==> inputs of run a <==
// wrapper
module wrapper #(
    parameter DATA_WIDTH = 32,
    parameter ADDR_WIDTH = 8,
    parameter RESP_WIDTH = 3
)
(
    input s3_axi_aclk,
    input s3_axi_aresetn,
    input [ADDR_WIDTH-1:0] s3_axi_awaddr,
    input s3_axi_awvalid,
    output wire s3_axi_awready,
    input [DATA_WIDTH-1:0] s3_axi_wdata,
    input [DATA_WIDTH/8:0] s3_axi_wstrb,
    input s3_axi_wvalid,
    output wire s3_axi_wready,
    output wire [RESP_WIDTH - 1:0] s3_axi_bresp,
    output wire s3_axi_bvalid,
    input s3_axi_bready,
    input [ADDR_WIDTH-1:0] s3_axi_araddr,
    input s3_axi_arvalid,
    output wire s3_axi_arready,
    output wire [DATA_WIDTH-1:0] s3_axi_rdata,
    output wire [RESP_WIDTH - 1:0] s3_axi_rresp,
    output wire s3_axi_rvalid,
    input s3_axi_rready
);
wire [ADDR_WIDTH-1:0] connect_slave1_awaddr;
wire connect_slave1_awvalid;
wire connect_slave1_awready;
wire [DATA_WIDTH-1:0] connect_slave1_wdata;
wire [DATA_WIDTH/8:0] connect_slave1_wstrb;
wire connect_slave1_wvalid;
wire connect_slave1_wready;
wire [RESP_WIDTH - 1:0] connect_slave1_bresp;
wire connect_slave1_bvalid;
wire connect_slave1_bready;
wire [ADDR_WIDTH-1:0] connect_slave1_araddr;
wire connect_slave1_arvalid;
wire connect_slave1_arready;
wire [DATA_WIDTH-1:0] connect_slave1_rdata;
wire [RESP_WIDTH - 1:0] connect_slave1_rresp;
wire connect_slave1_rvalid;
wire connect_slave1_rready;
wire [ADDR_WIDTH-1:0] connect_slave2_awaddr;
wire connect_slave2_awvalid;
wire connect_slave2_awready;
wire [DATA_WIDTH-1:0] connect_slave2_wdata;
wire [DATA_WIDTH/8:0] connect_slave2_wstrb;
wire connect_slave2_wvalid;
wire connect_slave2_wready;
wire [RESP_WIDTH - 1:0] connect_slave2_bresp;
wire connect_slave2_bvalid;
wire connect_slave2_bready;
wire [ADDR_WIDTH-1:0] connect_slave2_araddr;
wire connect_slave2_arvalid;
wire connect_slave2_arready;
wire [DATA_WIDTH-1:0] connect_slave2_rdata;
wire [RESP_WIDTH - 1:0] connect_slave2_rresp;
wire connect_slave2_rvalid;
wire connect_slave2_rready;
bus#(
    .DATA_WIDTH(DATA_WIDTH),
    .ADDR_WIDTH(ADDR_WIDTH),
    .RESP_WIDTH(RESP_WIDTH)
) bus_instiate (
    .s0_axi_aclk(s3_axi_aclk),
    .s0_axi_aresetn(s3_axi_aresetn),
    .s0_axi_awaddr(s3_axi_awaddr),
    .s0_axi_awvalid(s3_axi_awvalid),
    .s0_axi_awready(s3_axi_awready),
  ...
==> flow/config.mk <==
export PLATFORM = sky130hd
export DESIGN_NAME = wrapper
export DESIGN_NICKNAME = wrapper
export VERILOG_FILES = /design/flow/design.v
export SDC_FILE = /design/flow/constraint.sdc
export NUM_CORES = 4
export LEC_CHECK = 0
export CAP_MARGIN = 20
export CORE_MARGIN = 2
export CORE_UTILIZATION = 72
export CTS_CLUSTER_DIAMETER = 335
export CTS_CLUSTER_SIZE = 15
export PLACE_DENSITY_LB_ADDON = 0.0
export SETUP_SLACK_MARGIN = -0.39
export SLEW_MARGIN = 20
==> flow/constraint.sdc <==
create_clock -name core_clock -period 7.17 [get_ports {s3_axi_aclk}]
set_input_delay 1.4340 -clock core_clock [delete_from_list [all_inputs] [get_ports {s3_axi_aclk}]]
set_output_delay 1.4340 -clock core_clock [all_outputs]
set_load 0.01 [all_outputs]
run.sh (not shown) runs the stock make flow with config.mk's settings and CLKGATE_MAP_FILE=.
==> run b (differences from run a) <==
Settings changed: ABC_AREA from default to 0, CORE_ASPECT_RATIO from default to 0.71, CTS_CLUSTER_DIAMETER 335 to 332, CTS_CLUSTER_SIZE 15 to 21, GPL_TIMING_DRIVEN from default to 1, MAX_ROUTING_LAYER from default to met5, SETUP_SLACK_MARGIN -0.39 to 1.96.
==> flow/constraint.sdc (replaced) <==
create_clock -name core_clock -period 6.92 [get_ports {s3_axi_aclk}]
set_input_delay 1.3840 -clock core_clock [delete_from_list [all_inputs] [get_ports {s3_axi_aclk}]]
set_output_delay 1.3840 -clock core_clock [all_outputs]
set_load 0.01 [all_outputs]
==> run c (differences from run a) <==
Settings changed: CTS_CLUSTER_DIAMETER 335 to default, CTS_CLUSTER_SIZE 15 to 72, SETUP_SLACK_MARGIN -0.39 to default.
==> flow/constraint.sdc (replaced) <==
create_clock -name core_clock -period 7.41 [get_ports {s3_axi_aclk}]
set_input_delay 1.4820 -clock core_clock [delete_from_list [all_inputs] [get_ports {s3_axi_aclk}]]
set_output_delay 1.4820 -clock core_clock [all_outputs]
set_load 0.01 [all_outputs]
==> comparison table <==
Status: run c complete, but fails checks; run b complete, but fails checks; run a complete, but fails checks
Violated checks: run c negative setup slack; run b negative setup slack; run a negative setup slack
Flop share of the area: run c 19.1%; run b 19.3%; run a 20.1%
First-pass iteration count of the detailed router: run c 8; run b 6; run a 8
Clock group share of total power: run c 50.2%; run b 36.9%; run a 40.3%
Sum of met2 wire segment lengths after detailed routing: run c 81400 um; run b 74200 um; run a 75100 um
Power, Total: run c 7.19 mW; run b 6.06 mW; run a 6.19 mW
Critical Path Stages: run c 25; run b 26; run a 23
Via count of the first global-routing pass: run c 49100; run b 47900; run a 47200
Wire length of the first global-routing pass: run c 261000 um; run b 261000 um; run a 246000 um
Placed instance area: run c 62500 sq um; run b 63200 sq um; run a 62400 sq um
Cell repeated most along the worst path: run c fa_1; run b fa_2; run a fa_1
Setup violations, final: run c 25; run b 61; run a 41
Main power-consuming group: run c the clock network; run b registers; run a registers
Net switching share of the total power: run c 22.3%; run b 22.3%; run a 22.0%
Reg-to-reg setup timing slack: run c -0.93 ns; run b -1.31 ns; run a -0.85 ns
Chip width: run c 287 um; run b 340 um; run a 287 um
Number of inserted filler cells in the final layout: run c 4306; run b 4458; run a 5084
Slew at the pin with the worst max-slew slack: run c 1.18 ns; run b 1.15 ns; run a 1.06 ns
No activity file was given, so power comes from the tool's default toggle rates.
